==> design.v <==
module keypad_encoder_4x4(input [7:0]data,output reg [3:0] encode_data);
  always @(data) begin
    case(data)
      8'h81: encode_data = 4'd0;
      8'h82: encode_data = 4'd1;
      8'h84: encode_data = 4'd2;
      8'h88: encode_data = 4'd3;
      8'h41: encode_data = 4'd4;
      8'h42: encode_data = 4'd5;
      8'h44: encode_data = 4'd6;
      8'h48: encode_data = 4'd7;
      8'h21: encode_data = 4'd8;
      8'h22: encode_data = 4'd9;
      8'h24: encode_data = 4'd10;
      8'h28: encode_data = 4'd11;
      8'h11: encode_data = 4'd12;
      8'h12: encode_data = 4'd13;
      8'h14: encode_data = 4'd14;
      8'h18: encode_data = 4'd15;
      default: encode_data = 4'd0;
  endcase
 end
endmodule
module keypad_scanner #(parameter rows_count=4, 
                        parameter cols_count=4)(input clk, rst, start, input [rows_count-1:0] rows, input ack, 
                                                output reg[cols_count-1:0] cols,output reg[cols_count+rows_count-1:0] data, output reg done);
  typedef enum {scan_rows, detect_row, wait_key_release} States_e;
  States_e state,nextState;
  always_ff @(posedge clk) begin: rst_clk_blk
    if(!rst) begin
      state <= scan_rows;
    end
    else
      state <= nextState;
  end:rst_clk_blk
  always_ff @(posedge clk) begin: Scanning
   if (!rst) begin 
      cols <= '0;
      cols[0] <= 1; 
   end
   else begin
   if(start == 1) begin:start_fsm
    case(state) 
      scan_rows: begin
                     if(rows == 0) begin
                       cols <= {cols[cols_count-2:0],cols[cols_count-1]}; 
                     end
      end
 endcase
   end
  end
  end:Scanning
  always_comb begin
     case(state) 
      scan_rows: begin 
                   data = '0;
                   done = 0;
                 end
      detect_row: begin 
                    if (ack == 0) begin data = {rows,cols};
                                        done = 1;
                                  end
                    else begin data = 0;
                               done = 0;
                  end
                end            
      wait_key_release: begin 
                   data = 0;
                   done = 0;
                 end  
      default: begin 
                   data = 0;
                   done = 0;
                 end  
    endcase
  end
  always_comb begin: state_change
   case(state) 
     scan_rows: begin
                 if(rows != 0 )
                      nextState = detect_row;
                 else
                      nextState = scan_rows;
     end
     detect_row: if(ack == 1) begin
                    nextState = wait_key_release;
                 end
                 else nextState = detect_row;
     wait_key_release: if(rows != 0) nextState = wait_key_release;
                       else          nextState = scan_rows;
     default: nextState = scan_rows;
   endcase
  end:state_change
endmodule
module keypad_controller #(parameter cols_count=4,parameter rows_count=4)(
                           input clk, rst, enable, ack,
                           output [cols_count-1:0] cols,
                           input [rows_count-1:0]rows,
                           output reg [3:0] encode_data,
                           output reg done);
  wire [cols_count+rows_count-1:0] data;
  keypad_scanner kpad_scanner(.clk(clk), .rst(rst), .start(enable), .rows(rows),.cols(cols),.data(data),.ack(ack),.done(done));
  keypad_encoder_4x4 kpad_encode(.data(data),.encode_data(encode_data));
endmodule
module alu #(parameter BCDdigits=2)(           input [3:0]operator,
					       input bit op1_sign,
					       input bit op2_sign,
                                               input [BCDdigits*4-1:0] operand1,operand2,
                                               output reg [BCDdigits*4*2-1:0]result,
                                               output reg sign);
  parameter plus     = 4'd10;
  parameter subtract = 4'd11;
  parameter mul      = 4'd12;
  parameter div      = 4'd13;
  always_comb begin
     sign = 0;
     case(operator) 
        plus: begin
             if(op1_sign == 0 && op2_sign == 0) begin
	     result =  operand1 + operand2;
             sign = 0;
	     end
	     else if(op1_sign == 0 && op2_sign == 1) begin
	     result =  operand1 - operand2;
             sign = 0;
	     end
	     else if(op1_sign == 1 && op2_sign == 0) begin
	       if (operand1 < operand2) begin
	         result =  operand2 - operand1;
                 sign = 0;
	       end
	       else begin
	         result = operand1 - operand2;
	         sign = 1;
	       end
	       end
	     else begin
	     result =  operand1 + operand2;
             sign = 1;
	     end
            end
        subtract: begin
             if(op1_sign == 0 && op2_sign == 0) begin
	      if (operand1 < operand2) begin
               result = operand2 - operand1;
               sign = 1;
             end
             else begin
               result = operand1 - operand2;
               sign = 0;
             end
             end
            else if(op1_sign == 1 && op2_sign == 1) begin
	      if (operand1 < operand2) begin
               result = operand2 - operand1;
               sign = 0;
             end
             else begin
               result = operand1 - operand2;
               sign = 1;
             end
             end
            else if(op1_sign == 0 && op2_sign == 1) begin
	       result = operand1 + operand2;
               sign = 0;
            end
            else begin
	       result = operand1 + operand2;
               sign = 1;
             end
            end
        mul: begin
             if(op1_sign == 0 && op2_sign == 0) begin
	      result =  operand1 * operand2;
              sign = 0;
	     end
	     else if(op1_sign == 0 && op2_sign == 1) begin
	     result =  operand1 * operand2;
             sign = 1;
	     end
	     else if(op1_sign == 1 && op2_sign == 0) begin
	     result =  operand1 * operand2;
             sign = 1;
	     end
	     else begin
	     result =  operand1 * operand2;
             sign = 0;
	     end
            end
        div: begin
               if(operand2 == 0) result = 0;      
               else  begin
             if(op1_sign == 0 && op2_sign == 0) begin
	      result =  operand1 / operand2;
              sign = 0;
	     end
	     else if(op1_sign == 0 && op2_sign == 1) begin
	     result =  operand1 / operand2;
             sign = 1;
	     end
	     else if(op1_sign == 1 && op2_sign == 0) begin
	     result =  operand1 / operand2;
             sign = 1;
	     end
	     else begin
	     result =  operand1 / operand2;
             sign = 0;
	     end
	       end
            end
        default: begin 
	          result = 0;
		  sign = 0;
		 end
      endcase
  end
endmodule
module BCD2binary #(parameter BCDdigits = 4)(input [BCDdigits*4-1:0] bcd,
                                             output reg [BCDdigits*4-1:0] binary);
 always @(bcd)begin
    binary = bcd[15:12]* 10'd1000 + bcd[11:8] * 8'd100 +bcd[7:4] * 8'd10 + bcd[3:0]; 
 end
endmodule
module binary2BCD(input [15:0] binary,
                  output reg [15:0] bcd);
  reg[3:0] digit1,digit2,digit3,digit4;
  integer counter;
  always @(binary) begin
      digit1 = 0;
      digit2 = 0;
      digit3 = 0;
      digit4 = 0;
      counter = 0;
   if(binary <= 16'h270f) begin   
    for (counter = 15; counter >= 0; counter = counter - 1) begin
      if(digit2 >= 5)  digit2 = digit2 + 3;
      if(digit3 >= 5)  digit3 = digit3 + 3;
      if(digit4 >= 5)  digit4 = digit4 + 3;
      digit1 = digit1 << 1;
      digit1[0] = digit2[3];
      digit2 = digit2 << 1;
      digit2[0] = digit3[3];
      digit3 = digit3 << 1;
      digit3[0] = digit4[3];
      digit4 = digit4 << 1;
      digit4[0] = binary[counter];  
    end
   bcd = {digit1,digit2,digit3,digit4};
  end
  else begin
    bcd = {4'h0,4'ha,4'hb,4'hb};
  end
  end
endmodule
`timescale 1 ns / 1 ns
module control_logic #(parameter BCDdigits=2)(input [3:0] data,
                                            input clk, rst, done,
                                            output reg ack,
                                            output reg [BCDdigits*4*2-1:0] display,
                                            output reg sign);
  typedef enum {start, receiveBCDdigits_set1, receiveOperation, receiveBCDdigits_set2, compute_and_continue, ack_BCDdigits_set1, ack_BCDdigits_set2, ack_operation} States_e;
  States_e state,nextState;
  reg [BCDdigits*4-1:0] operand1,operand2;
  reg [3:0] operator;
  reg op1_sign;
  wire [BCDdigits*4*2-1:0] op_bin1,op_bin2;
  wire [BCDdigits*4*2-1:0] op;
  wire op2_sign,alu_sign;
  reg [15:0] alu_op1,alu_op2;    
  reg [31:0] alu_result;
  reg [15:0] condt_result;
  assign condt_result = (alu_result > 32'd9999) ? '1:alu_result[15:0];
  assign op2_sign = '0;
  alu#(.BCDdigits(4)) alu(.operator(operator),.operand1(op_bin1),.operand2(op_bin2),.result(alu_result),.sign(alu_sign),.op1_sign(op1_sign),.op2_sign(op2_sign));  
  BCD2binary bb1(.bcd(alu_op1),.binary(op_bin1));
  BCD2binary bb2(.bcd(alu_op2),.binary(op_bin2));
  binary2BCD b2b(.binary(condt_result),.bcd(op));
  always_ff @(posedge clk) begin: rst_clk_blk
    if(!rst) begin
     state <= start;
    end
    else
      state <= nextState;
  end:rst_clk_blk
 always @(posedge clk) begin:fsm_logic
      case(state)
        start:   begin  ack <= '0;
                   operand1 <= '0;
                   operand2 <= '0;
                   operator <= '0;
                   alu_op1  <= '0;
                   alu_op2  <= '0; 
                   op1_sign <= '0;
                 end
        receiveBCDdigits_set1: begin 
                            ack <= 1;
                            if(data <= 4'd9) begin   
                              operand1 <= {operand1[BCDdigits*4-4-1:0],data};   
                            end
                            sign <= 0;
                           end
        ack_BCDdigits_set1: 
                            begin 
                               ack <= 0;
                               alu_op1 <= operand1;
                               display <= operand1;
                            end
        receiveOperation: begin
                           ack <= 1;
                           operator <= data[3:0];   
                          end
        ack_operation: 
                       begin 
                          ack <= 0;
                       end
        receiveBCDdigits_set2: begin 
                           ack <= 1;
                             operand2 <= {operand2[BCDdigits*4-4-1:0],data};   
                           sign <= 0;
                         end
        ack_BCDdigits_set2: 
                            begin
                              ack <= 0;
			      sign <= 0;
                              display <= operand2;
                              alu_op2 <= operand2;
                            end
        compute_and_continue: begin 
                         ack <= 1;
                         if(data >=4'd9) begin   
                           if(op != 16'habb) alu_op1 <= op;
                           else alu_op1 <= 0;
                           op1_sign <= alu_sign;
                           operand2 <= '0;
                           alu_op2 <= '0;
                           operator <= data[3:0];
                           display <= op; 
			   sign <= alu_sign;
                         end
                   end
        endcase
  end:fsm_logic
  always_comb begin: always_comb_nextstate
    case(state)
         start:           if(done == 1) nextState = receiveBCDdigits_set1;
                          else nextState = start;
        receiveBCDdigits_set1: 
                          if (done == 1) nextState = ack_BCDdigits_set1;
                          else nextState = receiveBCDdigits_set1;
        ack_BCDdigits_set1: 
                         if(done == 1 && data <= 4'd9) 
                           nextState = receiveBCDdigits_set1;
                         else if (done == 1 && data <=4'd13) 
                           nextState = receiveOperation;
                         else if(done ==1)
                           nextState = start;
                         else nextState = ack_BCDdigits_set1;
        receiveOperation:
                          if(done == 1) nextState = ack_operation;
                          else nextState = receiveOperation;
        ack_operation: 
                     if(done==1)
                       nextState = receiveBCDdigits_set2;
                     else nextState = ack_operation;
        receiveBCDdigits_set2:
                          if (done == 1) nextState = ack_BCDdigits_set2;
                          else nextState = receiveBCDdigits_set2;
        ack_BCDdigits_set2:
                         if(done == 1 && data <= 4'd9) 
                           nextState = receiveBCDdigits_set2;
                         else if (done == 1 && data <= 4'd14) 
                           nextState = compute_and_continue;
                         else if(done ==1)
                           nextState = start;
                         else nextState = ack_BCDdigits_set2;
        compute_and_continue: if (data <= 4'd13)
                           nextState = ack_operation;
                         else if (done == 1)
                           nextState = start;
                         else nextState = compute_and_continue;
        default : nextState = start;       
        endcase
  end: always_comb_nextstate
endmodule
module BCD2seg7 (input [3:0] bcd,
                 output reg [7:0]leds);
	always @(bcd)
		case (bcd)      
			4'h0: leds = 8'b0111_1110;
	   		4'h1: leds = 8'b0011_0000;
			4'h2: leds = 8'b0110_1101;
			4'h3: leds = 8'b0111_1001;
			4'h4: leds = 8'b0011_0011;
			4'h5: leds = 8'b0101_1011;
			4'h6: leds = 8'b0101_1111;
			4'h7: leds = 8'b0111_0000;
			4'h8: leds = 8'b0111_1111;
			4'h9: leds = 8'b0111_1011;
			4'ha: leds = 8'b0100_1111;   
			4'hb: leds = 8'b0000_0101;   
			default: leds = 8'b0000_0000;
		endcase
endmodule
module display #(parameter BCDdigits = 2)(input [BCDdigits*4*2-1:0] display_data,
                                          output wire [7:0]seven_seg_data1,seven_seg_data2,seven_seg_data3,seven_seg_data4);
 BCD2seg7 disp1(.bcd(display_data[15:12]),.leds(seven_seg_data1));
 BCD2seg7 disp2(.bcd(display_data[11:8]),.leds(seven_seg_data2));
 BCD2seg7 disp3(.bcd(display_data[7:4]),.leds(seven_seg_data3));
 BCD2seg7 disp4(.bcd(display_data[3:0]),.leds(seven_seg_data4));
endmodule
`timescale 1 ns / 1 ns
module calculator #(parameter BCDdigits = 2,parameter cols_count=4,parameter rows_count=4)(
                                                                                          input clk,rst,start,
                                                                                          output [cols_count-1:0] cols,
                                                                                          input [rows_count-1:0] rows,
                                                                                          output reg [7:0] digit1,digit2,digit3,digit4,
                                                                                          output reg sign);
  wire [BCDdigits*4*2-1:0] display;
  wire [3:0]encode_data;
  wire done,ack;
  keypad_controller kpad_controller(.clk(clk), .rst(rst), .enable(start), .ack(ack),.cols(cols),.rows(rows),.encode_data(encode_data),.done(done));
  control_logic control_logic(.data(encode_data), .clk(clk), .rst(rst), .done(done), .ack(ack), .display(display),.sign(sign));
  display disp(.display_data(display[15:0]),.seven_seg_data1(digit1),.seven_seg_data2(digit2),.seven_seg_data3(digit3),.seven_seg_data4(digit4));
 endmodule
==> run.sh <==
#!/bin/bash
# the make line also repeats each setting of config.mk as NAME=value (left out here)
make -C /OpenROAD-flow-scripts/flow DESIGN_CONFIG=/design/flow/config.mk WORK_HOME=/design/flow/orfs CLKGATE_MAP_FILE= finish
==> config.mk <==
export PLATFORM = sky130hd
export DESIGN_NAME = calculator
export DESIGN_NICKNAME = calculator
export VERILOG_FILES = /design/flow/design.v
export SDC_FILE = /design/flow/constraint.sdc
export NUM_CORES = 4
export LEC_CHECK = 0
export CAP_MARGIN = 20
export CORE_MARGIN = 2
export CORE_UTILIZATION = 40
export SETUP_SLACK_MARGIN = 5.0
export SLEW_MARGIN = 20
==> constraint.sdc <==
create_clock -name core_clock -period 81.7 [get_ports {clk}]
set_input_delay 16.3400 -clock core_clock [delete_from_list [all_inputs] [get_ports {clk}]]
set_output_delay 16.3400 -clock core_clock [all_outputs]
set_load 0.01 [all_outputs]
==> notes.md, run 1 <==
Results of the implementation run.

0 antenna diodes ended up in the layout. The detailed-route DRC error count came out at 0. In the synthesized netlist, the dominant kind of combinational cell is AND-OR/OR-AND gates. The flip-flop and latch count after synthesis is roughly 110.

The clock transition at the registers of the reported paths came out at 0.08 ns. The die outline area came out at 93800 sq um. Per the layout area report, the combinational gate area comes to 34200 sq um. The summed instance area of the synthesized netlist is between 30000 and 40000 sq um. The overall via count from detail_route is 37900. The worst reg2reg path startpoint is control_logic.alu_op2[4]. The category of the worst setup path launch point is a flip-flop. The flow ran to the end and the layout has no timing, DRC or antenna violations. The number of nets with antenna violations after detailed routing is 0.

The first global-routing pass estimated 179 mm of wire. The number of optimization iterations in the first detailed-route pass is 6. The worst hold path class is flip-flop to flip-flop.

Based on the critical path, the design can be clocked at up to 0.0131 GHz. The buffer levels on the longest clock path came out at 2.

CTS placed an instance of clkbuf_16 at the clock tree root. The simple-gate portion of the synthesized area is 0.255. Setup repair after global routing could not meet its margin everywhere.

The worst reg-to-reg path cell count is about 410. The die extent in x came out at 306 um. The pre-CTS setup check shows a worst slack of -2.36 ns. The number of hold violations in the final report came out at 0.

The number of enable flip-flop cells came out at 59. Leaving out filler cells and counting taps, the final layout contains 6352. The cell depth of the worst setup path came out at 412. The placer's final routability congestion estimate came out at ~0.92. The number of global-route vias before repair came out at between 30000 and 40000. Sorting the synthesis cell report by count puts at the top ha_1. The total of max-cap violations came out at 0. The count of distinct cell types in the synthesized netlist is 150. The count of input and output buffers is 39. The area share of xor/xnor cells in the synthesized design came out at 0.0524. STA puts the critical path data arrival time at 76.46 ns. For this run, the leading register cell type out of synthesis is edfxtp_1. The stat command in Yosys gives a chip area of 36500 sq um.

The number of OpenROAD warnings came out at between 80 and 90. For this block, the initial DRC count from the detailed router was ~2700. For hold timing, the worst endpoint is control_logic.state[7]. The top cell type's share of synthesized area is 0.173. Measured against its own limit, the worst slew margin works out to 0.274.

The final report gives the core utilization as 0.479. At the floorplan stage, the core utilization is reported as 0.405. The initial antenna violation count is 1. The highest net fanout along the worst path came out at 8. Per the synthesis report, the AND-OR/OR-AND share of the synthesized area is 0.286. In the routed layout, each cell is associated on average with a via count of between 5 and 6. The clock buffer count from CTS is 9. The post-synthesis to final-layout area growth came out at 18.3%. The transition time at the pin with the least slew margin is 1.08 ns.

STA lists the endpoint of the worst register-to-register path as digit4[5]. According to the timing report, the data required time at the worst endpoint equals ~82 ns. The start point of the worst hold path is control_logic.state[7].

The biggest area contributor in the post-synthesis netlist is ha_1. The share of the clock period used by the worst path after layout is 0.933. The total routed wirelength came out at 114 mm.

The critical path in this run is classified as flip-flop to flip-flop. The half-perimeter wire length after detailed placement is 86.5 mm. The peak per-stage delay on the critical path came out at 0.65 ns. The slowest stage of the critical path belongs to the cell or4b_4. Counting every sink on the clock net gives 106.

In the final layout, the fill cell count is 8911. TritonCTS built the clock tree. Looking at the clock tree report, the H-tree level count equals 3.

The cell that appears most often on the critical path is o21a_1. The share of synthesized area occupied by flip-flops and latches came out at 0.0742. The kind of capture point of the worst setup path is a flip-flop. By area the synthesized netlist is led by ha_1 (17%), fa_1 (6.2%), nor2_1 (5.1%).

The average wire length per cell after detail routing came out at roughly 18 um. The placed instance area came out at 39400 sq um. The final critical-path required period came out at 76.20 ns.

Summing all flip-flop and latch instances after layout gives 2710 sq um. Broken down by cell family, the worst path's largest delay share belongs to AND-OR/OR-AND gates. The post-route clock skew came out at about 0.012 ns.

Final hold analysis gives a worst-case slack of just over 0.5 ns. The combined buffer and inverter count along the critical path is 23. The number of pins with negative max-slew slack in the final report is 0. The setup slack of the critical path after layout is 5.50 ns. The die span in y is ~310 um.

The number of nets in the layout came out at ~5800. The number of cells in the yosys synthesis report is 4883. The register-to-register setup slack is 5.50 ns. The insertion delay at the late pin of the worst-skew pair is around 0.35 ns.

The number of warnings reported in the yosys synthesis log is 8. The synthesis run shows the most used standard cells to be ha_1 (505), nor2_1 (498), nand2_1 (421). The share of synthesized cell area in full adder, half adder and majority cells came out at 0.236. The hold buffer count at cts is 0. The final setup violation count is 0. The number of top-level pins is 44. The synthesized netlist handed to floorplanning was reported with a cell count of 4883. The floorplan core area is 90300 sq um. The floorplan row count came out at between 100 and 150. Per STA, the startpoint of the critical path is control_logic.alu_op2[4].

Hold analysis shows the worst path with a depth of 2. The design area came out at 43300 sq um. Per the synth stats, the proportion of register bits with asynchronous set or reset is 0. The overall track demand over capacity in global routing is 0.225. Yosys reports the multiplexer fraction of the synthesized area as 0.0410. Averaged over all synthesized cells, the footprint is 7.48 sq um.

The pin count of the biggest net entering global routing is 42. The total placed cells including tap cells is between 6000 and 7000. Following the worst setup path forward leads to its endpoint at digit4[5]. The overflow left after global routing is 0.
==> final cells by class <==
cell class	count	area share
Tap cell	1176	0.0340
Clock inverter	5	0.00139
Inverter	364	0.0321
Clock buffer	11	0.00561
Sequential cell	106	0.0627
Timing Repair inverter	1	0.000203
Timing Repair Buffer	405	0.0737
Multi-Input combinational cell	4284	0.790
==> timing repair <==
item / in CTS / in global routing
buffers inserted: 91 / 217
gates resized: 65 / 175
pin swaps: 65 / 189
endpoints found under the setup margin: 60 / 60
cloned: 1 / 4
==> metal layers <==
metal | GRT usage | vias to the layer above | wire, um
li1 | - | 18700 | -
met1 | 0.318 | 18100 | 54100
met2 | 0.381 | 937 | 53400
met3 | 0.0131 | 174 | 4730
met4 | 0.0412 | 0 | 2250
met5 | 0 | - | 0
==> per-stage QoR <==
| stage | setup TNS, ns |
|---|---|
| floorplan | 0 |
| global route | 0 |
| detailed placement | -48.14 |
| CTS | 0 |
| finish | 0 |
| global placement | -7.26 |
==> run 2: changes to the inputs <==
Settings changed: CORE_UTILIZATION 40 to 63, CTS_CLUSTER_DIAMETER from default to 341, SETUP_SLACK_MARGIN 5.0 to default.
Clock period 81.7 ns to 69.8 ns, I/O delays scaled along.
==> run 2 against run 1 <==
The run now fails in 5_1_grt. Die area decreased by 36%. Area after synthesis stayed put. Synthesized cell count is the same.
==> notes.md, run 2 <==
Results of the implementation run.

The number of standard cells after synthesis is 4883 (unchanged). The half-perimeter wire length after detailed placement is 98.5 mm (+14%). The placer's final routability congestion estimate is 1.01 (+9.7%). The total clock sinks is 106 (unchanged).

The synthesis stats list as the most numerous cell ha_1. The multiplexer fraction of the synthesized cell area came out at 0.0410 (unchanged). The top cell type's share of synthesized area is 0.173 (unchanged).

The H-tree depth is 3 (unchanged). The cell type with the largest total area is ha_1. The floorplan row count is 88 (-20%).

The die extent in x is 245 um (-20%). The run ended at 5_1_grt. The simple-gate portion of the synthesized area came out at 0.255 (unchanged). The yosys stat chip area came to 36500 sq um (unchanged). The share of synthesized area occupied by flip-flops and latches is 0.0742 (unchanged). The number of cells in the yosys synthesis report is 4883 (unchanged). The flip-flop and latch count after synthesis came to 106 (unchanged). The floorplan core area is 57500 sq um (-36%). The total overflow left after global routing is 631. The area share of xor/xnor cells in the synthesized design came out at 0.0524 (unchanged). Per the synth stats, the flop cell with the highest instance count is edfxtp_1.

The hold buffer count at cts is 0 (unchanged). The summed instance area of the synthesized netlist came out at 36500 sq um (unchanged). The die outline area is 60000 sq um (-36%). The number of top-level pins is 44 (unchanged). The share of synthesized cell area in and-or and or-and compound cells is 0.286 (unchanged).

The first error in the log reads "[ERROR GRT-0232] Routing congestion too high. Check the congestion heatmap in the GUI". The number of enable flip-flop cells came out at 59 (unchanged). The share of synthesized cell area in full adder, half adder and majority cells is 0.236 (unchanged). Ranked by instance count, the synthesized netlist is headed by ha_1 (505), nor2_1 (498), nand2_1 (421). The synthesized area per cell is 7.48 sq um (unchanged). The placed instance area came out at 46400 sq um (+18%). The buffer levels on the longest clock path is 2 (unchanged).

The die span in y came out at 245 um (-20%). The total placed cells including tap cells came out at 6539 (+8.6%). For this run, the total global-route usage over all layers was measured as 0.849. The count of input and output buffers is 39 (unchanged). By area the synthesized netlist is led by ha_1 (17%), fa_1 (6.2%), nor2_1 (5.1%).

The number of warnings reported in the yosys synthesis log came out at 8 (unchanged). The flow did not finish. In the synthesized netlist, the dominant kind of combinational cell is AND-OR/OR-AND gates. The count of distinct cell types in the synthesized netlist was 150 (unchanged).

The share of flip-flops with an asynchronous set or reset after synthesis was 0 (unchanged). The core utilization at floorplan is 0.636 (+0.231). The clock buffer count from CTS came to 9 (unchanged). In this run the clock root is driven by a clkbuf_16.
run 2: repair_timing:
| action | in CTS |
|---|---|
| buffers inserted | 459 |
| pin swaps | 214 |
| gates resized | 185 |
| endpoints found under the setup margin | 58 |
| gates cloned | 2 |
run 2: through the flow:
| stage | setup WS, ns | setup TNS (ns) | utilization |
|---|---|---|---|
| after floorplan | -7.55 | -367.93 | - |
| after global placement | -0.859 | -12.73 | 0.807 |
| after detailed placement | -3.43 | -127.84 | 0.807 |
| after CTS | -1.11 | -14.83 | 0.889 |
run 2: layer usage:
| metal | GRT overflow | global-route usage |
|---|---|---|
| met2 | 347 | 0.995 |
| met5 | 3 | 0.527 |
| met3 | 46 | 0.719 |
| met4 | 196 | 0.874 |
| met1 | 39 | 0.827 |
==> run 3: changes to the inputs <==
Settings changed: CAP_MARGIN 20 to 0, CORE_UTILIZATION 63 to 71, CTS_CLUSTER_DIAMETER 341 to default, CTS_CLUSTER_SIZE from default to 33, HOLD_SLACK_MARGIN from default to -0.09.
Clock period 69.8 ns to 69.1 ns, I/O delays scaled along.
==> run 3 against run 2 <==
The run fails in 4_1_cts. Die area down 11%. Area after synthesis is the same. Synthesized cell count is the same.
==> notes.md, run 3 <==
Results of the implementation run.

The number of cells in the yosys synthesis report was 4883 (unchanged). The summed instance area of the synthesized netlist is 36500 sq um (unchanged). The share of synthesized cell area in full adder, half adder and majority cells was 0.236 (unchanged). The flip-flop and latch count after synthesis is 106 (unchanged).

The count of distinct cell types in the synthesized netlist is 150 (unchanged). The number of top-level pins came out at 44 (unchanged). The multiplexer fraction of the synthesized cell area came out at 0.0410 (unchanged). The placer's final routability congestion estimate is 1.05 (+4.2%). The die span in y is 231 um (-5.7%).

The placed instance area came out at 47000 sq um (+1.4%). The total placed cells including tap cells is 6555 (+0.24%). The yosys stat chip area came out at 36500 sq um (unchanged). The top cell type's share of synthesized area came out at 0.173 (unchanged).

The floorplan core area came out at 51100 sq um (-11%). The flip-flop cell with the highest count after synthesis is edfxtp_1. The die outline area came to 53300 sq um (-11%). By count the netlist is led by ha_1 (505), nor2_1 (498), nand2_1 (421). The floorplan row count came out at 83 (-5.7%). The core utilization at floorplan came out at 0.715 (+0.0794). The number of enable flip-flop cells came out at 59 (unchanged). The half-perimeter wire length after detailed placement is 117 mm (+19%). The simple-gate portion of the synthesized area was 0.255 (unchanged). Looking at area per cell type in the netlist, the leader is ha_1. The die extent in x came out at 231 um (-5.7%). The most common cell in the synthesized netlist is ha_1. The number of standard cells after synthesis came out at 4883 (unchanged).

Ranked by total cell area, the synthesized netlist is headed by ha_1 (17%), fa_1 (6.2%), nor2_1 (5.1%). The tool reported: "[ERROR DPL-0038] Utilization greater than 100%, impossible to legalize". The count of input and output buffers came out at 39 (unchanged). The flow did not finish. The share of synthesized area occupied by flip-flops and latches came to 0.0742 (unchanged). The share of synthesized cell area in and-or and or-and compound cells came out at 0.286 (unchanged). The area share of xor/xnor cells in the synthesized design came out at 0.0524 (unchanged). Among the non-sequential cells, AND-OR/OR-AND gates take the most area. The number of warnings reported in the yosys synthesis log is 8 (unchanged). It got as far as 4_1_cts and failed there. The share of flip-flops with an asynchronous set or reset after synthesis came out at 0 (unchanged). The synthesized area per cell came out at 7.48 sq um (unchanged).
-- run 3: through the flow --
stage | utilization | worst slack [ns] | hold slack (ns) | TNS [ns]
after floorplan | - | -8.25 | 0.461 | -409.93
after global placement | 0.921 | -1.23 | 0.491 | -22.15
after detailed placement | 0.921 | -5.99 | 0.501 | -276.12
==> run 4: changes to the inputs <==
Settings changed: ABC_AREA from default to 1, CAP_MARGIN 0 to 15, CORE_ASPECT_RATIO from default to 0.67, CTS_CLUSTER_DIAMETER from default to 260, CTS_CLUSTER_SIZE 33 to 17, HOLD_SLACK_MARGIN -0.09 to default, MAX_ROUTING_LAYER from default to met4, SLEW_MARGIN 20 to 25.
Clock period 69.1 ns to 58.6 ns, I/O delays scaled along.
==> run 4 against run 3 <==
The layout now fails its checks (capacitance limit, slew limit, setup timing). Die area grew 15%. Area after synthesis grew 15%. Synthesized cell count grew 31%.
==> notes.md, run 4 <==
Results of the implementation run.

The wire length of the first global-routing pass came out at just over 200 mm. The floorplan core area came to 58100 sq um (+14%). The final setup violation count is 4.

For reference, the final report shows the max-slew violation count at 2. The share of synthesized cell area in full adder, half adder and majority cells is 0.204 (-0.0317). The post-synthesis to final-layout area growth came out at 18.2%. The cell type with the largest total area is ha_1. The yosys stat chip area is 42100 sq um (+15%). The required time of the critical path came out at around 59 ns.

The total routed wirelength is ~150 mm. Among all flip-flop cells after synthesis, the most frequent one is edfxtp_1. The final critical-path required period came out at roughly 59 ns. The detailed router used layers up to and including met4. The die extent in x is 301 um (+31%).

The count of input and output buffers is 39 (unchanged). Looking at the clock tree report, the root buffer type is clkbuf_16. The average via count per standard cell is about 6.2.

OpenROAD emitted warnings numbering between 80 and 90. TritonCTS built the clock tree. The overall via count from detail_route is approximately 48000. In the final design database the tool counted 7496 nets. The overflow left after global routing came out at 0.

The slowest cell on the critical path is fa_2. The area share of xor/xnor cells in the synthesized design came out at 0.0567 (+0.00435). The detailed-route DRC error count came out at 0. The report gives the cell count of the worst hold path as 2.

The pin count of the biggest net entering global routing is 36. The kind of capture point of the worst setup path is a flip-flop. The insertion delay at the late pin of the worst-skew pair is 0.35 ns.

The share of flip-flops with an asynchronous set or reset after synthesis was 0 (unchanged). The summed instance area of the synthesized netlist is 42100 sq um (+15%).

The setup TNS came out at -0.153 ns. The share of synthesized area occupied by flip-flops and latches came to 0.0645 (-0.00973).

Setup slack on the worst reg-to-reg path comes out at -0.07 ns. In this run the critical register-to-register path is launched from control_logic.alu_op2[6]. The core utilization at floorplan came to 0.724 (+0.00858).

The number of nets with antenna violations after detailed routing is 0. The total of max-cap violations is 1. Among the non-sequential cells, simple AND/OR/NAND/NOR gates take the most area. The arrival time of the worst setup path is just under 60 ns. The cell depth of the worst setup path came out at 435. The average wire length per cell after detail routing came out at 19.0 um. The hold path endpoint is kpad_controller.kpad_scanner.state[1]. The initial antenna violation count is 6. In the detailed route, the total length drawn on met3 is 19.2 mm. The die span in y is 203 um (-12%). The achievable clock frequency is 0.0170 GHz. The floorplan row count is 72 (-13%). The H-tree depth is 3.

The checks that failed: capacitance limit, slew limit, setup timing. The number of optimization iterations in the first detailed-route pass came out at 12. The start point of the worst hold path is kpad_controller.kpad_scanner.state[1]. The clock tree has to reach 106 sinks. STA shows the worst reg2reg path with a cell count of 435.

Of the available clock period, the critical path in the final layout requires 1.00. Among all cell types in the netlist, the one instantiated most often is nand2_1. The number of standard cells after synthesis came out at 6397 (+31%). The flip-flop and latch count after synthesis is 106 (unchanged). The top cell type's share of synthesized area came out at 0.150 (-0.0227).

The number of warnings reported in the yosys synthesis log is 8 (unchanged). The flow ran to the end, but the layout failed its checks.

The synthesized area per cell is 6.58 sq um (-12%). The hold slack is between 0.4 and 0.5 ns. The layout filler cell count came out at 3572.

The number of enable flip-flop cells is 59 (unchanged). Per STA, the endpoint of the critical path is digit4[3]. The cell that appears most often on the critical path is nand2_2.

The length of routed wiring on met1 came out at 56.6 mm. The violation count after the first detailed-route iteration is about 6300. The number of hold violations in the final report is 0.

The pin closest to its max-slew limit shows a slew of 1.99 ns. The endpoint identified for the worst register-to-register timing path is digit4[3]. The highest net fanout along the worst path came out at 8. Setup repair after global routing could not meet its margin everywhere. In this run, post-CTS hold repair placed 0 buffers.

In this run, CTS created clock tree buffers numbering 9. The count of distinct cell types in the synthesized netlist came to 97 (-35%). The main area contributors are ha_1 (15%), nand2_1 (12%), inv_1 (8.8%). The worst setup path is of the flip-flop to flip-flop kind.

According to the timing report, the critical path is launched from control_logic.alu_op2[6]. The worst hold path class is flip-flop to flip-flop. The number of cells in the yosys synthesis report is 6397 (+31%).

The timing report notes that buffer and inverter cells on the critical path total 80. The placer's final routability congestion estimate came out at 1.12 (+6.8%).

The share of synthesized cell area in and-or and or-and compound cells is 0.121 (-0.165). The number of top-level pins came out at 44 (unchanged). The cell family contributing the most delay on the critical path is simple AND/OR/NAND/NOR gates. The category of the worst setup path launch point is a flip-flop. The clock transition at the registers of the reported paths is 0.08 ns. The overall track demand over capacity in global routing came out at 0.411.

The die outline area is 61200 sq um (+15%). Sorting the synthesized cells by how often they occur yields nand2_1 (1326), inv_1 (988), nor2_1 (564). The peak per-stage delay on the critical path came out at about 0.46 ns. The simple-gate portion of the synthesized area came to 0.425 (+0.170). The number of global-route vias before repair was approximately 41000. The buffer levels on the longest clock path is 2. Clock skew on the completed layout was measured at 0.00870 ns.

The final report gives the core utilization as 0.855. The multiplexer fraction of the synthesized cell area is 0 (-0.0410).

The normalized max-slew margin is -0.359. The routed length on met2 is 61.4 mm. The final timing report gives a worst setup slack of -0.0662 ns. The half-perimeter wire length after detailed placement is 102 mm (-13%).
## run 4: layout make-up
class	instances	area (sq um)	area share
Antenna cell	5	12.5	0.000252
Tap cell	777	972	0.0196
Multi-Input combinational cell	5080	37000	0.743
Inverter	1142	4580	0.0922
Sequential cell	106	2710	0.0546
Clock buffer	11	253	0.00508
Clock inverter	5	41.3	0.000831
Timing Repair inverter	5	38.8	0.000780
Timing Repair Buffer	526	4140	0.0833
## run 4: layer usage
metal | track usage | vias to the layer above
met1 | 0.565 | 21500
met5 | - | -
li1 | - | 21800
met3 | 0.0792 | 914
met2 | 0.615 | 3330
met4 | 0.110 | 0
## run 4: metrics by stage
stage / setup WS, ns / instance area [sq um] / std cells
6_report: -0.0662 / 49700 / 7657
4_1_cts: 0.0000924 / 45800 / 7404
5_1_grt: -2.99 / 49700 / 7657
2_1_floorplan: -0.377 / 43100 / 6417
3_3_place_gp: -0.891 / 45000 / 7344
3_5_place_dp: -3.32 / 45000 / 7344
## run 4: timing repair
item	4_1_cts	5_1_grt
gates resized	43	486
endpoints found under the setup margin	60	60
setup buffers	36	240
pin swaps	28	351
gates cloned	8	8
==> run 5: changes to the inputs <==
Settings changed: CAP_MARGIN 15 to 20, CORE_ASPECT_RATIO 0.67 to default, CORE_UTILIZATION 71 to 72, CTS_CLUSTER_DIAMETER 260 to 41, CTS_CLUSTER_SIZE 17 to 13, HOLD_SLACK_MARGIN from default to 0.24, MAX_ROUTING_LAYER met4 to default, PLACE_DENSITY_LB_ADDON from default to 0.21, SLEW_MARGIN 25 to 20.
Clock period 58.6 ns to 57.1 ns, I/O delays scaled along.
==> run 5 against run 4 <==
The flow now stops in 5_1_grt. Synthesized cell count did not move. Die area fell by 1.4%. Area after synthesis did not move.
==> notes.md, run 5 <==
Results of the implementation run.

The number of warnings reported in the yosys synthesis log came out at 8 (unchanged). The number of top-level pins came out at 44 (unchanged). The floorplan row count is 88 (+22%). The share of synthesized cell area in full adder, half adder and majority cells was 0.204 (unchanged). Sorting the synthesized cells by how often they occur yields nand2_1 (1326), inv_1 (988), nor2_1 (564). The largest family of logic cells by area is simple AND/OR/NAND/NOR gates.

The clock buffer count from CTS came to 9 (unchanged). The half-perimeter wire length after detailed placement was 98.7 mm (-3.2%). The flip-flop and latch count after synthesis came out at 106 (unchanged). The floorplan core area came out at 57700 sq um (-0.71%). The commonest register cell is edfxtp_1. For reference, the top cells by area after synthesis are ha_1 (15%), nand2_1 (12%), inv_1 (8.8%). The placer's final routability congestion estimate was 1.04 (-6.8%). The synthesized area per cell is 6.58 sq um (unchanged). The number of standard cells after synthesis is 6397 (unchanged). The tool reported: "[ERROR GRT-0232] Routing congestion too high. Check the congestion heatmap in the GUI". The die span in y came to 246 um (+21%). The tree is rooted in a clkbuf_16. The most frequent cell after synthesis is nand2_1. The count of distinct cell types in the synthesized netlist is 97 (unchanged). The overall track demand over capacity in global routing came out at 0.660. The share of synthesized area occupied by flip-flops and latches came out at 0.0645 (unchanged). The yosys stat chip area came out at 42100 sq um (unchanged). The flow did not finish. The die extent in x was 246 um (-18%). The buffer levels on the longest clock path is 2 (unchanged).

The share of flip-flops with an asynchronous set or reset after synthesis is 0 (unchanged). The total placed cells including tap cells came out at 7348 (+0.054%). The total overflow left after global routing is 21. The share of synthesized cell area in and-or and or-and compound cells is 0.121 (unchanged). The die outline area is 60400 sq um (-1.4%).

The H-tree depth is 3 (unchanged). The hold buffer count at cts is 0 (unchanged). The count of input and output buffers came out at 39 (unchanged). The core utilization at floorplan is 0.729 (+0.00515). The top cell type's share of synthesized area is 0.150 (unchanged). The simple-gate portion of the synthesized area is 0.425 (unchanged). The number of enable flip-flop cells came out at 59 (unchanged). The area share of xor/xnor cells in the synthesized design came out at 0.0567 (unchanged).

The number of cells in the yosys synthesis report is 6397 (unchanged). The total clock sinks is 106 (unchanged). According to the logs, the last stage reached was 5_1_grt. The summed instance area of the synthesized netlist came out at 42100 sq um (unchanged).

The multiplexer fraction of the synthesized cell area is 0 (unchanged). Sorting the Yosys area breakdown by cell type puts at the top ha_1. The placed instance area is 45700 sq um (+1.5%).
==> run 5: through the flow <==
stage | setup slack (ns) | utilization | hold WS, ns | setup TNS, ns
after floorplan | -1.88 | - | 0.444 | -30.47
after global placement | 0.0195 | 0.792 | 0.460 | 0
after detailed placement | -2.61 | 0.792 | 0.474 | -85.34
after CTS | 0.00140 | 0.806 | 0.487 | 0
==> run 5: what timing repair did <==
item,4_1_cts
gates resized,44
cloned,4
pin swaps,38
setup buffers,40
setup endpoints to repair,58
==> run 5: layer usage <==
metal,overflow,GRT usage
met3,0,0.435
met5,0,0.108
met2,13,0.898
met1,0,0.640
met4,8,0.687
==> run 6: changes to the inputs <==
Settings changed: CTS_CLUSTER_DIAMETER 41 to 400, CTS_CLUSTER_SIZE 13 to 95, HOLD_SLACK_MARGIN 0.24 to default, PLACE_DENSITY from default to 0.42, PLACE_DENSITY_LB_ADDON 0.21 to default, TNS_END_PERCENT from default to 10.
Clock period 57.1 ns to 63.1 ns, I/O delays scaled along.
==> run 6 against run 5 <==
Now clean on timing, DRC and antenna. Die area unchanged. Area after synthesis unchanged. Synthesized cell count unchanged.
==> notes.md, run 6 <==
Results of the implementation run.

The placer's final routability congestion estimate came out at 1.04 (-0.43%). The required time of the critical path is 63.40 ns.

For this run the top cell type by instance count after synthesis was nand2_1. The number of warnings reported in the yosys synthesis log was 8 (unchanged). The worst hold path class is flip-flop to flip-flop.

The die outline area is 60400 sq um (unchanged). The hold buffer count at cts was 0 (unchanged). The total routed wirelength came out at 121 mm.

The clock transition at the registers of the reported paths is 0.07 ns. The number of global-route vias before repair came out at 39800. The overall via count from detail_route came out at 43400. The share of synthesized area occupied by flip-flops and latches came out at 0.0645 (unchanged). The final standard cell count with taps included and fillers excluded came out at between 7000 and 8000. Between clock sinks in the finished design, the worst skew comes to 0.0102 ns.

The count of antenna diodes in the layout is 0. The pin count of the biggest net entering global routing came out at 37. Among cell families on the critical path, the largest total delay comes from simple AND/OR/NAND/NOR gates.

The initial antenna violation count came out at 2. The main area contributors are ha_1 (15%), nand2_1 (12%), inv_1 (8.8%). The floorplan row count came out at 88 (unchanged). The area share of xor/xnor cells in the synthesized design is 0.0567 (unchanged). The count of distinct cell types in the synthesized netlist came out at 97 (unchanged). The total clock sinks is 106 (unchanged). The flip-flop and latch count after synthesis came out at 106 (unchanged).

TritonCTS built the clock tree. The register-to-register setup slack came out at 3.23 ns. The hold slack came out at around 0.47 ns. The violation count after the first detailed-route iteration is about 3500. The post-synthesis to final-layout area growth came out at 9.75%.

The buffer levels on the longest clock path is 2 (unchanged). The run finished with no timing, DRC or antenna violations. The combined buffer and inverter count along the critical path came out at about 80. The half-perimeter wire length after detailed placement came to 92.7 mm (-6.1%). The sequential cells in the finished layout cover a total of 2710 sq um. The H-tree depth came out at 3 (unchanged). The number of cells in the yosys synthesis report came out at 6397 (unchanged). The final critical-path required period came out at 59.87 ns. Setup violations remaining at the end of the flow were counted as 0. The share of synthesized cell area in and-or and or-and compound cells is 0.121 (unchanged). The commonest cells after synthesis are nand2_1 (1326), inv_1 (988), nor2_1 (564). The share of synthesized cell area in full adder, half adder and majority cells came out at 0.204 (unchanged). The critical path runs through a total of between 400 and 500 cells. In the synthesized netlist the dominant register cell turns out to be edfxtp_1. The share of flip-flops with an asynchronous set or reset after synthesis is 0 (unchanged). The worst flop-to-flop path endpoint is digit4[1].

The number of top-level pins was 44 (unchanged). The post-placement setup slack came to -2.49 ns (+0.127 ns). The clock buffer count from CTS is 9 (unchanged). The multi-input combinational cells in the finished layout cover a total of 35200 sq um. In this run the most critical hold path is launched from kpad_controller.kpad_scanner.state[1]. The number of standard cells after synthesis is 6397 (unchanged). The cell type with the largest total area is ha_1. The number of enable flip-flop cells came out at 59 (unchanged). The number of nets with antenna violations after detailed routing is 0. The share of the clock period used by the worst path after layout is 0.949. The overall track demand over capacity in global routing is 0.374. Looking at the critical path, the highest net fanout was 13. The core utilization at floorplan was 0.729 (unchanged).

The cell depth of the worst hold path is 2. The insertion delay at the late pin of the worst-skew pair came out at approximately 0.36 ns.

The synthesized area per cell came out at 6.58 sq um (unchanged). The transition time at the pin with the least slew margin came out at 1.17 ns. The critical path is of the flip-flop to flip-flop type.

The cell repeated most along the worst path is nand2_1. The peak per-stage delay on the critical path came out at 0.52 ns. The detailed router used layers up to and including met5. The hold path endpoint is kpad_controller.kpad_scanner.state[1]. In this run the tools logged warnings totalling 81.

The summed instance area of the synthesized netlist is 42100 sq um (unchanged). The number of hold violations in the final report came out at 0. The wire length of the first global-routing pass is 189 mm. The met3 layer wire length in the routed design is 10.2 mm. The multiplexer fraction of the synthesized cell area was 0 (unchanged).

The die span in y is 246 um (unchanged). The category of the worst setup path launch point is a flip-flop. The layout filler cell count came out at 4270.

The OpenROAD report gives the critical path a data arrival time of between 60 and 70 ns. The average via count per standard cell is just under 6. According to the report, the first pass of detailed routing completed in 8 iterations. The number of pins with negative max-slew slack in the final report is 0. Per STA, the endpoint of the critical path is digit4[1].

The yosys stat chip area came out at 42100 sq um (unchanged). The length of routed wiring on met1 came out at 48.9 mm. Once layout is complete, the utilization of the core stands at 0.800. The average wire length per cell after detail routing came out at 16.3 um. The detailed-route DRC error count is 0. The slowest cell on the critical path is fa_1. The count of input and output buffers came out at 39 (unchanged). Counting cells, the worst reg-to-reg path comes to about 460.

The synthesis run identifies the leading combinational cell family as simple AND/OR/NAND/NOR gates. The simple-gate portion of the synthesized area came out at 0.425 (unchanged). The launch point of the worst register-to-register path is recorded as control_logic.alu_op2[6]. The normalized max-slew margin is 0.211. The routed length on met2 came out at 56.6 mm. The achievable clock frequency came out at between 0.015 and 0.02 GHz. The launch point of the critical path was reported as control_logic.alu_op2[6]. In the final design database the tool counted 7275 nets. The setup slack of the critical path after layout is 3.23 ns. Per the CTS log, the root buffer master is clkbuf_16. The die extent in x is 246 um (unchanged). The floorplan core area was 57700 sq um (unchanged). The total of max-cap violations is 0. STA classifies the critical path endpoint as a flip-flop. The total placed cells including tap cells is 7251 (-1.3%). The overflow left after global routing is 0. The top cell type's share of synthesized area is 0.150 (unchanged).
## run 6: cell type report
class / instances / area share
Inverter: 1142 / 0.0981
Clock buffer: 9 / 0.00488
Timing Repair inverter: 4 / 0.000488
Clock inverter: 7 / 0.00141
Timing Repair Buffer: 309 / 0.0536
Sequential cell: 106 / 0.0588
Multi-Input combinational cell: 5077 / 0.762
Tap cell: 765 / 0.0207
## run 6: routing by layer
metal  vias to the layer above  global-route usage
met5                         -                   0
met4                         2               0.135
met3                       429              0.0481
met2                      1819               0.644
met1                     19900               0.476
li1                      21300                   -
## run 6: stage by stage
step / setup TNS, ns / cell area [sq um]
2_1_floorplan: 0 / 42200
3_3_place_gp: 0 / 43600
3_5_place_dp: -99.12 / 43600
4_1_cts: 0 / 44100
5_1_grt: -52.85 / 46200
6_report: 0 / 46200
## run 6: timing repair
item,4_1_cts,5_1_grt
setup buffers,10,130
cloned,4,8
setup endpoints to repair,58,60
pin swaps,5,151
gates resized,17,294
==> run 7: changes to the inputs <==
Settings changed: ABC_AREA 1 to 0, CAP_MARGIN 20 to 15, CORE_ASPECT_RATIO from default to 1.14, CORE_UTILIZATION 72 to 68, CTS_CLUSTER_DIAMETER 400 to 260, CTS_CLUSTER_SIZE 95 to 63, PLACE_DENSITY 0.42 to default, SLEW_MARGIN 20 to 25, TNS_END_PERCENT 10 to default.
Clock period 63.1 ns to 74.7 ns, I/O delays scaled along.
==> run 7 against run 6 <==
Now fails the layout checks on setup timing. Clock skew is 0.0061 ns higher. Core utilization up 5.2 points. Largest cell class unchanged. Critical endpoint is now digit4[6]. Critical path type unchanged. Highest routed layer unchanged. Via count is 3.2% lower.
==> notes.md, run 7 <==
Results of the implementation run.

The cell depth of the worst setup path is 416 (-10%). The cell depth of the worst hold path is 2 (unchanged). The type recorded for the worst min-delay path is flip-flop to flip-flop. The floorplan core area came out at 53000 sq um (-8.1%).

The yosys stat chip area was 36500 sq um (-13%). The buffer levels on the longest clock path is 2 (unchanged). The count of distinct cell types in the synthesized netlist came to 150 (+55%).

The root buffer cell chosen for the clock tree is clkbuf_16. The achievable clock frequency came out at 0.0131 GHz (-22%). The overall track demand over capacity in global routing came out at 0.400 (+0.0269).

The most common cell in the synthesized netlist is ha_1. The H-tree depth came out at 3 (unchanged). The layout checks failed on setup timing. In the synthesized netlist, the dominant kind of combinational cell is AND-OR/OR-AND gates. The hold buffer count at cts is 0 (unchanged).

The final setup violation count is 50 (+50). The transition time at the pin with the least slew margin is 1.15 ns (-0.0241 ns). The initial antenna violation count came out at 3 (+1).

The total clock sinks came out at 106 (unchanged). The clock buffer count from CTS came out at 9 (unchanged). The setup TNS is -39.76 ns (-39.76 ns). The overflow left after global routing is 0 (unchanged).

The number of hold violations in the final report is 0 (unchanged). The number of enable flip-flop cells was 59 (unchanged). The share of flip-flops with an asynchronous set or reset after synthesis is 0 (unchanged).

The worst setup path is captured at a flip-flop. The number of warnings reported in the yosys synthesis log is 8 (unchanged). The synthesized area per cell came out at 7.48 sq um (+14%). The total of max-cap violations is 0 (unchanged). The insertion delay at the late pin of the worst-skew pair came out at 0.37 ns (about the same).

The average wire length per cell after detail routing came out at 21.5 um (+32%). The setup slack of the critical path after layout is -1.85 ns (-5.08 ns). The arrival time of the worst setup path is 76.84 ns (+16.68 ns).

The commonest register cell is edfxtp_1. The total routed wirelength came out at 130 mm (+7.6%). The synthesis report lists the most area-consuming cells as ha_1 (17%), fa_1 (6.2%), nor2_1 (5.1%). The pin count of the biggest net entering global routing came out at 41 (+11%).

Following the worst setup path forward leads to its endpoint at digit4[6]. The highest net fanout along the worst path came out at 8 (-5). The die extent in x was 221 um (-10%).

The number of global-route vias before repair came out at 37800 (-4.9%). The number of OpenROAD warnings came out at 83 (+2.5%). In this design, the critical path's most frequently occurring cell is o21a_1. The flow measured a signed area growth from synthesis to layout of 23.6%. The share of the clock period used by the worst path after layout came to 1.02 (+0.0760).

The design area came to 45200 sq um (-2.1%). Setup repair after global routing could not meet its margin everywhere. The share of synthesized cell area in and-or and or-and compound cells came out at 0.286 (+0.165).

The capture point of the worst register-to-register path is recorded as digit4[6]. The number of standard cells after synthesis is 4883 (-24%). The detailed-route DRC error count is 0 (unchanged). Looking at area per cell type in the netlist, the leader is ha_1.

The cell type group with the largest total delay on the critical path is AND-OR/OR-AND gates. The number of top-level pins came out at 44 (unchanged). The number of nets in the layout is 5986 (-18%). The overall via count from detail_route is 42000 (-3.2%). The count of input and output buffers is 39 (unchanged).

The violation count after the first detailed-route iteration came out at 4427 (+25%). The peak per-stage delay on the critical path came out at 0.65 ns (+0.13 ns). The area taken by multi-input logic gates is 35300 sq um (+0.21%). The number of nets with antenna violations after detailed routing came out at 0 (unchanged). The top cell type's share of synthesized area came to 0.173 (+0.0227). The floorplan row count is 90 (+2.3%).

The summed instance area of the synthesized netlist came out at 36500 sq um (-13%). The required time of the critical path came out at 75.00 ns (+11.60 ns).

The normalized max-slew margin came out at 0.236 (+0.0243). STA classifies the critical path startpoint as a flip-flop. The number of optimization iterations in the first detailed-route pass is 8 (unchanged).

The core utilization at floorplan is 0.689 (-0.0400). The combined flip-flop and latch cell area is 2710 sq um (unchanged). The share of synthesized cell area in full adder, half adder and majority cells came out at 0.236 (+0.0317). The combined buffer and inverter count along the critical path came out at 26 (-68%).

The post-placement setup slack came out at -2.62 ns (-0.132 ns). The flip-flop and latch count after synthesis came to 106 (unchanged). The placer's final routability congestion estimate came out at 1.08 (+4.1%).

The worst reg2reg path startpoint is control_logic.alu_op2[4]. Per STA, the startpoint of the critical path is control_logic.alu_op2[4]. The placed instance area is 40500 sq um (-7.0%).

The register-to-register setup slack is -1.85 ns (-5.08 ns). The post-route clock skew is 0.0163 ns (+0.00610 ns). The wire length of the first global-routing pass came to 187 mm (-0.91%).

The run finished, with violations left. The multiplexer fraction of the synthesized cell area came to 0.0410 (+0.0410). The number of pins with negative max-slew slack in the final report came out at 0 (unchanged).

The layout filler cell count is 3165 (-26%). The worst reg-to-reg path cell count is 416 (-10%). The die outline area came out at 55600 sq um (-7.9%).

The half-perimeter wire length after detailed placement is 90.1 mm (-2.8%). The worst hold path begins at control_logic.state[7]. The clock transition at the registers of the reported paths is 0.07 ns (about the same). The simple-gate portion of the synthesized area is 0.255 (-0.170). Hold analysis lists the worst path endpoint as control_logic.state[7]. By count the netlist is led by ha_1 (505), nor2_1 (498), nand2_1 (421).

The average via count per standard cell is 6.94 (+19%). The number of cells in the yosys synthesis report came to 4883 (-24%).

The kind of critical path is flip-flop to flip-flop. The die span in y was 252 um (+2.4%). The final critical-path required period came out at 76.55 ns (+16.68 ns). The area share of xor/xnor cells in the synthesized design is 0.0524 (-0.00435). TritonCTS built the clock tree.

The share of synthesized area occupied by flip-flops and latches came out at 0.0742 (+0.00973). The slowest cell on the critical path is or4b_4.
## run 7: area by class of cell
type,instances,share of cell area
Inverter,364,0.0305
Sequential cell,106,0.0600
Tap cell,690,0.0191
Clock buffer,10,0.00507
Clock inverter,6,0.000886
Timing Repair Buffer,595,0.104
Antenna cell,1,0.0000554
Multi-Input combinational cell,4284,0.780
## run 7: what timing repair did
item / 4_1_cts / 5_1_grt
setup endpoints to repair: 56 / 60
gates cloned: 1 / 1
pin swaps: 41 / 256
resized: 48 / 315
setup buffers: 56 / 273
## run 7: through the flow
stage | cells | utilization | hold slack, ns
after floorplan | 4903 | - | 0.461
after global placement | 5708 | 0.764 | 0.488
after detailed placement | 5708 | 0.764 | 0.490
after CTS | 5781 | 0.781 | 0.500
after global routing | 6055 | 0.852 | 0.542
final | 6056 | 0.852 | 0.509
## run 7: metal layers
layer,track usage,up-vias,part of all wire
li1,-,19100,-
met1,0.475,19700,0.36
met2,0.691,2516,0.47
met3,0.0587,786,0.093
met4,0.233,2,0.079
met5,0,-,0.00010
==> run 8: changes to the inputs <==
Settings changed: ABC_AREA 0 to 1, CAP_MARGIN 15 to 10, CORE_ASPECT_RATIO 1.14 to default, CORE_UTILIZATION 68 to 72, CTS_CLUSTER_DIAMETER 260 to 400, CTS_CLUSTER_SIZE 63 to 99, PLACE_DENSITY from default to 0.43, SLEW_MARGIN 25 to 20, TNS_END_PERCENT from default to 5.
Clock period 74.7 ns to 46.5 ns, I/O delays scaled along.
==> run 8 against run 7 <==
The flow now stops in 3_5_place_dp. Synthesized cell count rose by 31%. Area after synthesis rose by 15%. Die area rose by 8.5%.
==> notes.md, run 8 <==
Results of the implementation run.

The yosys stat chip area is 42100 sq um (+15%). The share of synthesized area occupied by flip-flops and latches came out at 0.0645 (-0.00973). The share of synthesized cell area in full adder, half adder and majority cells is 0.204 (-0.0317).

The count of input and output buffers came out at 39 (unchanged). The number of cells in the yosys synthesis report was 6397 (+31%). The commonest register cell is edfxtp_1.

The die extent in x is 246 um (+11%). The core utilization at floorplan came out at 0.729 (+0.0400). Yosys reports that the most numerous cell types are nand2_1 (1326), inv_1 (988), nor2_1 (564).

The number of top-level pins is 44 (unchanged). The top cell type's share of synthesized area came out at 0.150 (-0.0227). The cell type that accounts for the most area after synthesis is ha_1. The number of standard cells after synthesis came out at 6397 (+31%). The share of flip-flops with an asynchronous set or reset after synthesis came out at 0 (unchanged). After synthesis, the cell types taking the most area are ha_1 (15%), nand2_1 (12%), inv_1 (8.8%). The floorplan row count was 88 (-2.2%).

The die outline area is 60400 sq um (+8.5%). The number of warnings reported in the yosys synthesis log is 8 (unchanged). The die span in y came to 246 um (-2.3%). The area share of xor/xnor cells in the synthesized design came out at 0.0567 (+0.00435). For this run the top cell type by instance count after synthesis was nand2_1. The flip-flop and latch count after synthesis came to 106 (unchanged). The number of enable flip-flop cells came out at 59 (unchanged). The multiplexer fraction of the synthesized cell area is 0 (-0.0410). The tool reported: "[ERROR DPL-0033] detailed placement checks failed during check placement". The placer's final routability congestion estimate is 1.09 (+1.1%).

The summed instance area of the synthesized netlist is 42100 sq um (+15%). The floorplan core area came to 57700 sq um (+8.8%). The synthesized area per cell is 6.58 sq um (-12%).

Progress stopped at 3_5_place_dp. The share of synthesized cell area in and-or and or-and compound cells came out at 0.121 (-0.165). In the synthesized netlist, the dominant kind of combinational cell is simple AND/OR/NAND/NOR gates.

The count of distinct cell types in the synthesized netlist came to 97 (-35%). The run stopped with a tool error. The simple-gate portion of the synthesized area is 0.425 (+0.170).
[run 8: stage by stage]
stage             instance area [sq um]  setup slack [ns]
floorplan                         42900            -12.82
global placement                  56500             -7.67
==> run 9: changes to the inputs <==
Settings changed: CAP_MARGIN 10 to 20, CORE_UTILIZATION 72 to 68, CTS_CLUSTER_DIAMETER 400 to 147, PLACE_DENSITY 0.43 to default, TNS_END_PERCENT 5 to default.
Clock period 46.5 ns to 116.0 ns, I/O delays scaled along.
==> run 9 against run 8 <==
Now clean on timing, DRC and antenna. Die area grew 5.8%. Synthesized cell count is the same. Area after synthesis is the same.
==> notes.md, run 9 <==
Results of the implementation run.

The flow ran to the end and the layout has no timing, DRC or antenna violations. The hold path endpoint is kpad_controller.kpad_scanner.state[1]. The number of hold violations in the final report is 0.

The total clock sinks came out at between 100 and 150. The most frequent cell after synthesis is nand2_1. After detailed routing, the number of vias per cell comes to 5.70. The critical path endpoint is digit4[3]. The timing report attributes the biggest portion of critical-path delay to simple AND/OR/NAND/NOR gates. The data required time reported for the critical path is 116.23 ns.

The share of synthesized cell area in full adder, half adder and majority cells was 0.204 (unchanged). The number of gates resized after cts is 0. The die extent in x came out at 253 um (+2.9%).

The share of synthesized area occupied by flip-flops and latches came to 0.0645 (unchanged). The simple-gate portion of the synthesized area was 0.425 (unchanged). The number of top-level pins is 44 (unchanged).

The floorplan core area came out at 61500 sq um (+6.6%). The area share of xor/xnor cells in the synthesized design is 0.0567 (unchanged). The design area came out at approximately 43000 sq um. The core utilization at floorplan came out at 0.684 (-0.0449). For reference, the most critical setup path is categorized as flip-flop to flip-flop. The source of the critical timing path is control_logic.alu_op2[6]. Timing would allow up to 0.0135 GHz.

The min-delay analysis places its worst path in the category flip-flop to flip-flop. The placed instance area came out at 42800 sq um. The arrival time of the worst setup path is ~74 ns. The start point of the worst hold path is kpad_controller.kpad_scanner.state[1]. The synthesized area per cell was 6.58 sq um (unchanged).

The total overflow left after global routing is 0. The H-tree depth came out at 3. The floorplan row count came to 91 (+3.4%). The worst setup path is launched from a flip-flop. Entering global routing, the biggest net connects 38 pins. The insertion delay at the late pin of the worst-skew pair is 0.35 ns. The total of max-cap violations came out at 0. The number of optimization iterations in the first detailed-route pass is 12. Setup repair after global routing left no endpoint under its margin.

The final setup violation count came out at 0. The count of distinct cell types in the synthesized netlist came out at 97 (unchanged). In the post-route report, total wirelength is listed as around 110 mm.

The yosys stat chip area is 42100 sq um (unchanged). TritonCTS built the clock tree. The die outline area came out at 63900 sq um (+5.8%).

The clock buffer count from CTS came out at 9. The peak per-stage delay on the critical path is 0.65 ns. Sorting the synthesized cells by how often they occur yields nand2_1 (1326), inv_1 (988), nor2_1 (564). The overall track demand over capacity in global routing came out at 0.349. The flip-flop and latch count after synthesis came out at 106 (unchanged). The buffers inserted during post-CTS setup optimization came out at 0. The cell depth of the worst hold path came out at 2. The initial antenna violation count is 0. The cell repeated most along the worst path is nand2_1. For flop-to-flop paths, the worst setup slack is 42.09 ns. The wire length of the first global-routing pass came out at 185 mm.

Compared with the post-synthesis result, the final layout area differs by 2.45%. The worst setup path is captured at a flip-flop. Among all flip-flop cells after synthesis, the most frequent one is edfxtp_1. The worst reg-to-reg path cell count came out at 461.

Of all cell types, the one taking the most synthesized area is ha_1. The top cell type's share of synthesized area is 0.150 (unchanged). The die span in y came out at 253 um (+2.9%). The worst register-to-register path ends at digit4[3]. The number of nets in the layout came out at 7020. The number of standard cells after synthesis is 6397 (unchanged). The clock period could shrink to 73.91 ns. Yosys attributes the largest share of cell area to ha_1 (15%), nand2_1 (12%), inv_1 (8.8%). The summed instance area of the synthesized netlist is 42100 sq um (unchanged). The highest net fanout along the worst path came out at 35. The share of flip-flops with an asynchronous set or reset after synthesis is 0 (unchanged).

The number of warnings reported in the yosys synthesis log is 8 (unchanged). The largest family of logic cells by area is simple AND/OR/NAND/NOR gates. The count of input and output buffers is 39 (unchanged). The clock root buffer master is clkbuf_16. Counting along the longest clock path gives a buffer depth of 2.

The final max-slew violation count recorded for this run is 0. The number of nets with antenna violations after detailed routing is 0. The setup TNS came out at 0 ns.

The number of OpenROAD warnings came out at 81. In the CTS report, the clock slew at the register clock pins of the worst setup and hold paths is listed as 0.07 ns. The overall via count from detail_route came out at 41000. The normalized max-slew margin is 0.225. Dividing the final minimum period by the clock period gives 0.637.

The multiplexer fraction of the synthesized cell area is 0 (unchanged). Among all stages on the critical path, the largest delay is contributed by clkinv_1. The number of enable flip-flop cells came out at 59 (unchanged).

The worst register-to-register path begins at control_logic.alu_op2[6]. The violation count after the first detailed-route iteration came out at 3409. The placer's final routability congestion estimate came out at 0.972 (-11%).

The number of global-route vias before repair is approximately 38000. The transition time at the pin with the least slew margin came out at 1.15 ns. The share of synthesized cell area in and-or and or-and compound cells came out at 0.121 (unchanged).

The detailed-route DRC error count came out at 0. The post-route clock skew is 0.00971 ns. The cell depth of the worst setup path came out at 461. The number of cells in the yosys synthesis report is 6397 (unchanged). Summed over all nets, the half-perimeter wirelength after detailed placement is 92.6 mm. The report puts the hold buffer count at CTS at 0.

The average wire length per cell after detail routing came out at 15.8 um. The combined buffer and inverter count along the critical path is 76.
[run 9: stage by stage]
| stage | cells | utilization | hold slack (ns) | setup WS, ns |
|---|---|---|---|---|
| final | 7190 | 0.701 | 0.484 | 42.09 |
| after global routing | 7189 | 0.701 | 0.508 | 34.13 |
| after CTS | 7189 | 0.701 | 0.480 | 42.95 |
| after detailed placement | 7173 | 0.696 | 0.467 | 43.14 |
| after global placement | 7173 | 0.696 | 0.459 | 46.09 |
| after floorplan | 6417 | - | 0.444 | 51.32 |
[run 9: routing by layer]
layer,track usage,part of all wire
met1,0.450,0.43
met2,0.601,0.46
met3,0.0374,0.068
met4,0.127,0.039
met5,0,0
[run 9: cell type report]
| cell class | instances | area (sq um) |
|---|---|---|
| timing repair buffer | 65 | 586 |
| sequential | 106 | 2710 |
| tap | 790 | 988 |
| clock buffer | 13 | 262 |
| inverter | 1142 | 4490 |
| multi-input combinational | 5070 | 34000 |
| fill | 5609 | 18400 |
| antenna | 1 | 2.50 |
| clock inverter | 3 | 22.5 |
